Design apb_master, start of the top module:
module apb_master(
  input pclk, 
  input preset,
  input [31:0]paddr,
  input pwrite,
  input [2:0]pprot,
  input [31:0]pwdata,
  input [3:0]pstrb,
  output  reg[31:0]prdata,
  output pslverr,
  output reg penable,
  output reg [3:0]psel,
  output reg pready
);
clock: 3.31 ns
lec_check: 0
cap_margin: 25
core_aspect_ratio: 0.65
core_margin: 2
core_utilization: 43
place_density_lb_addon: 0.24
slew_margin: 0
run.sh (not shown) runs the stock make flow with config.mk's settings and CLKGATE_MAP_FILE=.
Change:
- CAP_MARGIN: 25 -> 20
- CORE_ASPECT_RATIO: 0.65 -> not set
- CORE_UTILIZATION: 43 -> 72
- PLACE_DENSITY: not set -> 0.4
- PLACE_DENSITY_LB_ADDON: 0.24 -> not set
- SETUP_SLACK_MARGIN: not set -> 0.77
- SLEW_MARGIN: 0 -> 20
- clock period: 3.31 -> 3.13 ns (I/O delays scaled with it)
=> The changed run completed without violations; total power rose by 6.8%; critical path depth is unchanged; synthesized area does not change; first-iteration DRC count fell by 2.2%; clock power rose by 8.3%; non-clock buffer count fell by 22; sequential share of layout area stays flat.

The RTL this note starts from:
==> flow/design.v <==
module storage(input pclk,input we,input pwrite,input [31:0]paddr,input [31:0]pwdata,input [3:0]pstrb,output reg [31:0]prdata);
  reg [31:0]memory[0:31];
  always @(posedge pclk) begin
    if(we) begin
      		if(pstrb==4'b0) begin
            	memory[paddr[4:0]]<=pwdata;
            end
            else begin
              if (pstrb[0]) memory[paddr[4:0]][7:0]   <= pwdata[7:0];
            	if (pstrb[1]) memory[paddr[4:0]][15:8]  <= pwdata[15:8];
           		if (pstrb[2]) memory[paddr[4:0]][23:16] <= pwdata[23:16];
            	if (pstrb[3]) memory[paddr[4:0]][31:24] <= pwdata[31:24];
            end
    end
  end
  always @(*) begin
    if(pwrite) prdata=32'b0;
    else prdata=memory[paddr[4:0]];
  end
endmodule
module apb_slave( 
    input pclk,
    input psel,
    input penable,
    input preset, 
    input [31:0]paddr,
    input pwrite,
    input [2:0]pprot,
    input [31:0]pwdata,
    input [3:0]pstrb,
    output reg [31:0]prdata,
    output reg pslverr,
    output reg pready
  );
   reg ready;
   wire [31:0]rdata;
   storage m1(pclk,psel & penable & pwrite,pwrite,paddr,pwdata,pstrb,rdata);
   always @(*) begin
     ready=1'b0;
     if(psel & penable & pwrite) begin
            ready=~pready;
          end
     else if(psel & penable & ~pwrite) begin
            ready=~pready;
          end
     else if( ~penable) begin
            ready=1'b0;
          end
     pslverr=1'b0;
   end
   always @(posedge pclk)begin
     pready<=ready;
     prdata<=rdata;
   end   
 endmodule
module apb_master(
  input pclk, 
  input preset,
  input [31:0]paddr,
  input pwrite,
  input [2:0]pprot,
  input [31:0]pwdata,
  input [3:0]pstrb,
  output  reg[31:0]prdata,
  output pslverr,
  output reg penable,
  output reg [3:0]psel,
  output reg pready
);
  wire [31:0] prdata0,prdata1,prdata2,prdata3;
  wire pslverr0,pslverr1,pslverr2,pslverr3;
  wire pready0,pready1,pready2,pready3;
  apb_slave slave0 (pclk,psel[0],penable,preset,paddr,pwrite,pprot,pwdata,pstrb,prdata0,pslverr0,pready0);
  apb_slave slave1 (pclk,psel[1],penable,preset,paddr,pwrite,pprot,pwdata,pstrb,prdata1,pslverr1,pready1);
  apb_slave slave2 (pclk,psel[2],penable,preset,paddr,pwrite,pprot,pwdata,pstrb,prdata2,pslverr2,pready2);
  apb_slave slave3 (pclk,psel[3],penable,preset,paddr,pwrite,pprot,pwdata,pstrb,prdata3,pslverr3,pready3); 
  assign pslverr=pslverr0|pslverr1|pslverr2|pslverr3;
  reg [1:0]state,nextstate;
  parameter idle=2'b0,setup=2'd1,access=2'd2;
  always@(posedge pclk)begin
      if(~preset) state<=idle;
      else state<=nextstate;
  end
  always @(*) begin
    nextstate=idle;
    penable=1'b0;
    case (state)
      idle : begin
        penable=1'b0;
        if(|paddr) nextstate=setup;
        else nextstate=idle;
      end
      setup : begin
        penable=1'b0;
        if(|paddr) nextstate=access;
        else nextstate=idle;
      end
      access:  begin
        penable=1'b1;
        if ( (paddr!=4'b0) && (pready==1'b1)) nextstate=setup;
        else if( (paddr==4'b0) && (pready==1'b1)) nextstate=idle;
        else nextstate=access;
      end
       default nextstate=idle;
    endcase
    case (paddr[31:30])
        2'b00 : begin
                psel=4'b0001;
                prdata=prdata0;
                end
        2'b01 : begin
                psel=4'b0010;
                prdata=prdata1;
                end
        2'b10 : begin
                psel=4'b0100;
                prdata=prdata2;
                end
        2'b11 : begin
                psel=4'b1000;
                prdata=prdata3;
                end
    endcase
    pready=pready0|pready1|pready2|pready3;
  end
endmodule
Settings: LEC_CHECK=0, CAP_MARGIN=5, CORE_ASPECT_RATIO=0.65, CORE_MARGIN=2, CORE_UTILIZATION=72, CTS_CLUSTER_SIZE=50, HOLD_SLACK_MARGIN=-0.08, PLACE_DENSITY_LB_ADDON=0.24, SETUP_SLACK_MARGIN=0.78, SLEW_MARGIN=5; clock period 3.17 ns.
The first run produced a clean layout.
Rerun with:
Settings changed: CAP_MARGIN 5 to 20, CORE_ASPECT_RATIO 0.65 to not set, CORE_UTILIZATION 72 to 25, CTS_CLUSTER_SIZE 50 to not set, HOLD_SLACK_MARGIN -0.08 to not set, PLACE_DENSITY set to 0.6, PLACE_DENSITY_LB_ADDON 0.24 to not set, SETUP_SLACK_MARGIN 0.78 to not set, SLEW_MARGIN 5 to 20.
Clock period 3.17 ns to 9.07 ns, I/O delays scaled along.
What happened:
- global-route usage went down by 27 points
- wire length shrinks by 2.6%
- worst setup slack improved by 2600 ps
- design area came out lower by 0.68%
- via count came out lower by 11%
- die size rises to 2.9 times its value
- utilization goes down by 55 points
- non-clock buffer count fell by 887
- first-iteration DRC count shrinks by 38%
- clock skew rises by 23 ps

Starts from the design.v that is shown in full above.
make LEC_CHECK=0 CAP_MARGIN=0 CORE_MARGIN=2 CORE_UTILIZATION=72 CTS_CLUSTER_DIAMETER=39 CTS_CLUSTER_SIZE=20 GPL_ROUTABILITY_DRIVEN=0 PLACE_DENSITY_LB_ADDON=0.0 SETUP_SLACK_MARGIN=0.91 SLEW_MARGIN=20 finish   # period 3.13 ns
The baseline completed with no timing, DRC or antenna violations.
Rerun with:
- CAP_MARGIN: 0 -> 35
- CTS_CLUSTER_DIAMETER: 39 -> default
- CTS_CLUSTER_SIZE: 20 -> 13
- GPL_ROUTABILITY_DRIVEN: 0 -> default
- PLACE_DENSITY: default -> 0.4
- PLACE_DENSITY_LB_ADDON: 0.0 -> default
- SETUP_SLACK_MARGIN: 0.91 -> 0.77
- clock period: 3.13 -> 3.09 ns (I/O delays scaled with it)
The new run finished clean.
Non-clock buffer count grows by 208.
Power shrinks by 8.2%.
Hold slack got worse by 0.015 ns.
Sequential share of layout area grows by 1.7 points.
Global-route usage shrinks by 1.4 points.
Final cell count hardly moves.
Via count shrinks by 1.9%.
Combinational power barely changes.
Routed wire length shrinks by 3.6%.
Design area shrinks by 2.6%.
Worst setup slack improved by 0.026 ns.
Power is estimated from default activity; no workload was simulated.
